==> run a: inputs <==
==> flow/design.v <==
module RstGen(
    input           clk,
    input           asrst_n,
    output wire     srst_n
);
reg  asrst_n_d1, asrst_n_d2;
always @(posedge clk or negedge asrst_n) begin
    if (!asrst_n) begin
        asrst_n_d1 <= 1'b0;
        asrst_n_d2 <= 1'b0;
    end
    else begin
        asrst_n_d1 <= asrst_n;
        asrst_n_d2 <= asrst_n_d1;
    end
end
assign srst_n = asrst_n_d2;
endmodule
module RoundRobinArbiter(
    input wire clk,
    input wire asrst,            
    input wire en,
    input wire [2:0] req_vld,
    output reg [2:0] o_grant
);
reg [2:0] last_grant;            
always @(*) begin
    if (en)
        case (last_grant)
            'b001: begin
                if      (req_vld[1]) o_grant = 3'b010;
                else if (req_vld[2]) o_grant = 3'b100;
                else if (req_vld[0]) o_grant = 3'b001;
                else                 o_grant = 3'b000;
            end
            'b010: begin
                if      (req_vld[2]) o_grant = 3'b100;
                else if (req_vld[0]) o_grant = 3'b001;
                else if (req_vld[1]) o_grant = 3'b010;
                else                 o_grant = 3'b000;
            end
            'b100: begin
                if      (req_vld[0]) o_grant = 3'b001;
                else if (req_vld[1]) o_grant = 3'b010;
                else if (req_vld[2]) o_grant = 3'b100;
                else                 o_grant = 3'b000;
            end
            default: o_grant <= 3'b000;
        endcase
    else
        o_grant <= 3'b000;
end
always @(posedge clk or posedge asrst) begin
    if (asrst) last_grant <= 'b100;
    else if (en && (| req_vld)) begin
        last_grant <= o_grant;
    end
end
endmodule
module SyncFIFO #(
    parameter DEPTH = 192,
    parameter WIDTH = 8
)(
    input                           clk,
    input                           asrst,   
    input                           wren,    
    input           [WIDTH-1:0]     wrdata,  
    output   wire                   full,    
    input                           rden,    
    output   reg    [WIDTH-1:0]     rddata,  
    output   wire                   empty    
);
localparam ADDR_WIDTH = $clog2(DEPTH);       
reg  [WIDTH-1:0] mem [0:DEPTH-1];            
reg  [ADDR_WIDTH-1:0] wrptr;                 
reg  [ADDR_WIDTH-1:0] rdptr;
reg  [ADDR_WIDTH:0] cnt;                     
always @(posedge clk or posedge asrst) begin
    if (asrst) begin
        rdptr  <= 'd0;
        rddata <= 'd0;
    end 
    else if (rden && !empty) begin
        rddata <= mem[rdptr];
        if (rdptr < DEPTH - 1) 
            rdptr <= rdptr + 'd1;
        else rdptr <= 'd0;
    end
end
always @(posedge clk or posedge asrst) begin
    if (asrst) begin
        wrptr <= 'd0;
    end 
    else if (wren && !full) begin
        mem[wrptr] <= wrdata;
        if (wrptr < DEPTH - 1) 
            wrptr <= wrptr + 'd1;
        else wrptr <= 'd0;
    end
end
always @(posedge clk or posedge asrst) begin
    if (asrst) 
        cnt <= 'd0;
    else if ((wren && !full) && !(rden && !empty))
        cnt <= cnt + 'd1;
    else if (!(wren && !full) && (rden && !empty))
        cnt <= cnt - 'd1;
end
assign full = (cnt == DEPTH);
assign empty = (cnt == 0);
endmodule
module SyncFIFO_Bypass #(
    parameter   DEPTH = 8,
    parameter   WIDTH = 64
)(
    input                       CLK,
    input                       Reset,       
    input                       i_WrEn,      
    input       [WIDTH-1:0]     i_WrData,    
    output wire                 o_Valid,     
    output wire [WIDTH-1:0]     o_Data,
    input                       i_Grant,
    output wire                 o_Grant
);
wire                    fifo_wren, fifo_rden;
wire                    fifo_empty;
wire  [WIDTH-1:0]       fifo_wrdata, fifo_rddata;
reg   [WIDTH-1:0]       i_WrData_reg;        
reg                     i_Grant_reg;         
reg                     fifo_empty_reg;      
always @(posedge CLK) begin
    i_WrData_reg <= i_WrData;
    i_Grant_reg  <= i_Grant;
    fifo_empty_reg <= fifo_empty;
end
assign o_Valid = i_Grant_reg;
assign fifo_wren = (i_WrEn && i_Grant && fifo_empty) ? 0 : i_WrEn;
assign fifo_wrdata = i_WrData;
assign fifo_rden = i_Grant;
assign o_Grant = fifo_empty ? i_WrEn : 1;
assign o_Data  = (i_Grant_reg && fifo_empty_reg) ? i_WrData_reg : fifo_rddata;
SyncFIFO #(
    .DEPTH      ( DEPTH         ),
    .WIDTH      ( WIDTH         )
)u_SyncFIFO(
    .clk        ( CLK           ),
    .asrst      ( Reset         ),
    .wren       ( fifo_wren     ),
    .wrdata     ( fifo_wrdata   ),
    .full       (               ),
    .rden       ( fifo_rden     ),
    .rddata     ( fifo_rddata   ),
    .empty      ( fifo_empty    )
);
endmodule
module PassC #(
    parameter WIDTH = 8
)(
    input                       CLK,
    input                       Reset,       
    input                       i_WrEn,      
    input       [WIDTH-1:0]     i_WrData,    
    output reg                  o_Valid,     
    output reg  [WIDTH-1:0]     o_Data,
    input                       i_Grant,
    output wire                 o_Grant
);
assign o_Grant = i_WrEn;
always @(posedge CLK or posedge Reset) begin
    if (Reset)
        o_Valid <= 'd0;
    else
        o_Valid <= i_Grant;
end
always @(posedge CLK or posedge Reset) begin
    if (Reset)
        o_Data  <= 'd0;
    else if (i_Grant)
        o_Data  <= i_WrData;
end
endmodule
module ArbTop #(
    parameter   FIFO_DEPTH = 8,
    parameter   WIDTH = 64
)(
    input                       CLK,
    input                       ASynReset_N,
    input                       i_DataValid_A, i_DataValid_B, i_DataValid_C,
    input       [WIDTH-1:0]     i_DataIn_A,    i_DataIn_B,    i_DataIn_C,
    input                       i_DataGrant_D,
    output wire                 o_DataValid_D,
    output wire [WIDTH-1:0]     o_DataOut_D,
    output wire                 o_DataGrant_A, o_DataGrant_B, o_DataGrant_C
);
wire                SynReset_N;
wire  [2:0]         arb_req, arb_grant;
wire                PassA_DataVld, PassB_DataVld, PassC_DataVld;
wire  [WIDTH-1:0]   PassA_Data,    PassB_Data,    PassC_Data;
assign {o_DataGrant_C, o_DataGrant_B, o_DataGrant_A} = arb_grant;
assign o_DataValid_D = (PassA_DataVld || PassB_DataVld || PassC_DataVld);
assign o_DataOut_D = PassA_DataVld ? PassA_Data :
                     PassB_DataVld ? PassB_Data :
                     PassC_DataVld ? PassC_Data :
                     0;
RstGen u_RstGen(
    .clk        ( CLK           ),
    .asrst_n    ( ASynReset_N   ),
    .srst_n     ( SynReset_N    )
);
RoundRobinArbiter u_RoundRobinArbiter(
    .clk        ( CLK           ),
    .asrst      ( ~SynReset_N   ),
    .en         ( i_DataGrant_D ),
    .req_vld    ( arb_req       ),
    .o_grant    ( arb_grant     )
);
SyncFIFO_Bypass #(
    .DEPTH      ( FIFO_DEPTH    ),
    .WIDTH      ( WIDTH         )
) u_PassA (
    .CLK        ( CLK           ),
    .Reset      ( ~SynReset_N   ),
    .i_Grant    ( arb_grant[0]  ),
    .i_WrEn     ( i_DataValid_A ),
    .i_WrData   ( i_DataIn_A    ),
    .o_Grant    ( arb_req[0]    ),
    .o_Valid    ( PassA_DataVld ),
    .o_Data     ( PassA_Data    )
);
SyncFIFO_Bypass #(
    .DEPTH      ( FIFO_DEPTH    ),
    .WIDTH      ( WIDTH         )
) u_PassB (
    .CLK        ( CLK           ),
    .Reset      ( ~SynReset_N   ),
    .i_Grant    ( arb_grant[1]  ),
    .i_WrEn     ( i_DataValid_B ),
    .i_WrData   ( i_DataIn_B    ),
    .o_Grant    ( arb_req[1]    ),
    .o_Valid    ( PassB_DataVld ),
    .o_Data     ( PassB_Data    )
);
PassC #(
    .WIDTH      ( WIDTH         )
)u_PassC (
    .CLK        ( CLK           ),
    .Reset      ( ~SynReset_N   ),
    .i_Grant    ( arb_grant[2]  ),
    .i_WrEn     ( i_DataValid_C ),
    .i_WrData   ( i_DataIn_C    ),
    .o_Grant    ( arb_req[2]    ),
    .o_Valid    ( PassC_DataVld ),
    .o_Data     ( PassC_Data    )
);
endmodule
==> flow/run.sh <==
#!/bin/bash
# the make line also repeats each setting of config.mk as NAME=value (left out here)
make -C /OpenROAD-flow-scripts/flow DESIGN_CONFIG=/design/flow/config.mk WORK_HOME=/design/flow/orfs CLKGATE_MAP_FILE= finish
==> flow/config.mk <==
export PLATFORM = sky130hd
export DESIGN_NAME = ArbTop
export DESIGN_NICKNAME = ArbTop
export VERILOG_FILES = /design/flow/design.v
export SDC_FILE = /design/flow/constraint.sdc
export NUM_CORES = 4
export LEC_CHECK = 0
export CAP_MARGIN = 20
export CORE_MARGIN = 2
export CORE_UTILIZATION = 72
export CTS_CLUSTER_DIAMETER = 395
export CTS_CLUSTER_SIZE = 15
export PLACE_DENSITY_LB_ADDON = 0.04
export SETUP_SLACK_MARGIN = 0.5
export SLEW_MARGIN = 20
==> flow/constraint.sdc <==
create_clock -name core_clock -period 1.72 [get_ports {CLK}]
set_input_delay 0.3440 -clock core_clock [delete_from_list [all_inputs] [get_ports {CLK}]]
set_output_delay 0.3440 -clock core_clock [all_outputs]
set_load 0.01 [all_outputs]
==> run b: changes against run a <==
Settings changed: CAP_MARGIN 20 to 40, CTS_CLUSTER_DIAMETER 395 to 360, CTS_CLUSTER_SIZE 15 to 18, HOLD_SLACK_MARGIN set to 0.29, PLACE_DENSITY_LB_ADDON 0.04 to not set, SETUP_SLACK_MARGIN 0.5 to 0.21.
==> flow/constraint.sdc (replaced) <==
create_clock -name core_clock -period 2.74 [get_ports {CLK}]
set_input_delay 0.5480 -clock core_clock [delete_from_list [all_inputs] [get_ports {CLK}]]
set_output_delay 0.5480 -clock core_clock [all_outputs]
set_load 0.01 [all_outputs]
==> summary of the runs <==
Between run b and run a, the lower combinational power is in run b (gap about 50%, measured against run a). Of run b and run a, run a has the higher core utilization (gap 5.3 points). In run b the critical path depth is lower than in run a, by 4. Between run a and run b, the lower via count is in run b (gap about 23%, measured against run b). Run a finished with negative setup slack left. Run b produced a layout that fails on negative setup slack.
==> figures <==
| item | run b | run a |
|---|---|---|
| Number of clock-tree buffers in the layout | 157 | 188 |
| FILL cells | 2859 | 1781 |
| Min Hold Slack | 375 ps | 273 ps |
| Placed inst area | 57900 um2 | 59600 um2 |
| Sequential Power | 24.6 mW | 39.7 mW |
| Outcome | failed layout checks | failed layout checks |
| Reasons for failing layout checks | negative setup slack | negative setup slack |
| Path length in cells of the critical path | 8 | 12 |
| Crit-path slowest cell | dfxtp_4 | or4_4 |
| Power density over cell area | 693 nW/um2 | 1150 nW/um2 |
| Pint | 33.1 mW | 55.7 mW |
No activity file was given, so power comes from the tool's default toggle rates.
